// Module_Wrapper
module Module_Wrapper (
    input logic ACLK,
    input logic ARESETN,
    input  logic [31:0] AWADDR,
    input  logic AWVALID,
    output logic AWREADY,
    input  logic [31:0] WDATA,
    input  logic WVALID,
    output logic WREADY,
    output logic [1:0] BRESP,
    output logic BVALID,
    input  logic BREADY,
    output logic [1:0] SS,
    output logic MOSI,
    output logic SCLK,
    input  logic MISO
);
clock: 3.56 ns
lec_check: 0
cap_margin: 20
core_margin: 2
core_utilization: 72
cts_cluster_size: 43
place_density_lb_addon: 0.0
setup_slack_margin: 1.04
slew_margin: 20
tns_end_percent: 70
run.sh (not shown) runs the stock make flow with config.mk's settings and CLKGATE_MAP_FILE=.
The starting point completed without violations.
==> next run, changes <==
--- a/flow/config.mk
+++ b/flow/config.mk
@@ -10,4 +10 @@
-export CORE_UTILIZATION = 72
-export CTS_CLUSTER_SIZE = 43
-export PLACE_DENSITY_LB_ADDON = 0.0
-export SETUP_SLACK_MARGIN = 1.04
+export CORE_UTILIZATION = 40
@@ -15 +11,0 @@
-export TNS_END_PERCENT = 70
==> flow/constraint.sdc (replaced) <==
create_clock -name core_clock -period 4.34 [get_ports {ACLK}]
set_input_delay 0.8680 -clock core_clock [delete_from_list [all_inputs] [get_ports {ACLK}]]
set_output_delay 0.8680 -clock core_clock [all_outputs]
set_load 0.01 [all_outputs]
After rerunning:
- The changed run finished clean
- total power decreases by 17%
- area after synthesis is unchanged
- wire length shrinks by 10%
- sequential cell count stays the same
- synthesized cell count stays the same
- cell count rises by 20%
- cell area increases by 0.81%
- setup slack improves by 0.096 ns
- via count falls by 6.8%
- die area climbs by 78%
- critical path depth came out lower by 2
==> next run, changes <==
--- a/flow/config.mk
+++ b/flow/config.mk
@@ -10 +10 @@
-export CORE_UTILIZATION = 40
+export CORE_UTILIZATION = 67
==> flow/constraint.sdc (replaced) <==
create_clock -name core_clock -period 3.29 [get_ports {ACLK}]
set_input_delay 0.6580 -clock core_clock [delete_from_list [all_inputs] [get_ports {ACLK}]]
set_output_delay 0.6580 -clock core_clock [all_outputs]
set_load 0.01 [all_outputs]
=> The changed run passed the timing, DRC and antenna checks; via count climbs by a few percent; area after synthesis stays the same; clock-buffer cell count climbs by 6; routed wire length climbs slightly; non-clock buffer count climbs by 11; worst hold slack is better by 0.0098 ns.

* * *

Module_Wrapper again, from the RTL that the note above started with.
Settings: LEC_CHECK=0, ABC_AREA=0, CAP_MARGIN=20, CELL_PAD_IN_SITES_DETAIL_PLACEMENT=1, CORE_MARGIN=10, CORE_UTILIZATION=34, CTS_CLUSTER_DIAMETER=104, CTS_CLUSTER_SIZE=25, GPL_ROUTABILITY_DRIVEN=0, GPL_TIMING_DRIVEN=0, MAX_ROUTING_LAYER=met5, PLACE_DENSITY_LB_ADDON=0.02, SETUP_SLACK_MARGIN=-0.25, SLEW_MARGIN=20, TNS_END_PERCENT=80; clock period 2.97 ns.
The starting point finished but failed the layout checks on negative setup slack.
Rerun with:
Settings changed: ABC_AREA 0 to not set, CELL_PAD_IN_SITES_DETAIL_PLACEMENT 1 to not set, CORE_MARGIN 10 to 2, CORE_UTILIZATION 34 to 65, CTS_CLUSTER_DIAMETER 104 to not set, CTS_CLUSTER_SIZE 25 to not set, GPL_ROUTABILITY_DRIVEN 0 to not set, GPL_TIMING_DRIVEN 0 to not set, MAX_ROUTING_LAYER met5 to not set, PLACE_DENSITY_LB_ADDON 0.02 to not set, SETUP_SLACK_MARGIN -0.25 to not set, TNS_END_PERCENT 80 to not set.
Clock period 2.97 ns to 3.56 ns, I/O delays scaled along.
Outcome: With this change the flow finished clean; flip-flop count is unchanged; synthesized cell count does not change; first-iteration DRC count climbs by well over a third; global-route usage rises by 11 points; hold slack got worse by 7.8 ps; via count climbs slightly; count of clock-buffer cells in the layout rises by 56; cell area came out lower slightly.
Rerun with:
Settings changed: CAP_MARGIN 20 to 0, CORE_UTILIZATION 65 to 72, CTS_CLUSTER_SIZE set to 43, PLACE_DENSITY_LB_ADDON set to 0.0, SETUP_SLACK_MARGIN set to 1.04, TNS_END_PERCENT set to 70.
=> Wire length came out higher by 9.2%. Hold slack is worse by 5.6 ps. Clock power is higher by 2.9%. Via count came out higher by 4.7%. Maximum frequency increases by 24%. Area after synthesis does not change. Final area rose by 0.75%. Total power grows by 1.3%. Clock skew went up by 8.2 ps. Synthesized cell count does not change. Die area shrinks by 9.6%.
Rerun with:
Settings changed: ABC_AREA set to 1, CAP_MARGIN 0 to 20, CTS_CLUSTER_SIZE 43 to not set, PLACE_DENSITY_LB_ADDON 0.0 to not set, SETUP_SLACK_MARGIN 1.04 to not set, TNS_END_PERCENT 70 to not set.
Clock period 3.56 ns to 10.8 ns, I/O delays scaled along.
After rerunning: The new run produced a clean layout; global-route usage came out higher by 0.18 points; routed wire length came out higher by 3.3%; first-iteration DRC count came out higher by 7.7%; final area came out lower by 0.47%; cell count came out higher by 37%; total power came out lower by 67%; sequential share of layout area came out higher by 0.27 points.
Rerun with:
Settings changed: CTS_CLUSTER_SIZE set to 79, SETUP_SLACK_MARGIN set to -0.1.
Clock period 10.8 ns to 2.14 ns, I/O delays scaled along.
Effect: The new run ran to the end with violations: negative setup slack. Setup slack loses 6200 ps. Via count is about the same. Die area is unchanged. Utilization went up by 1.6 points. Clock skew hardly moves. Area after synthesis does not change. Routed wire length went down by about 2.7%.
Rerun with:
Settings changed: CTS_CLUSTER_DIAMETER set to 78, CTS_CLUSTER_SIZE 79 to not set, PLACE_DENSITY_LB_ADDON set to 0.3.
What happened: The changed run ran to the end with violations: negative setup slack; critical path depth stays the same; fmax decreases by 1.1%; worst hold slack gets better by 31 ps; global-route usage increases by 4.4 points; total power decreases by 1.1%; via count increases by 8.6%; final area increases by 1.2%; core utilization increases by 1.0 points; flip-flop count is unchanged; worst setup slack gets worse by 25 ps; synthesized cell count does not change.
Power figures rest on the tool's default switching activity, not on a simulated workload.
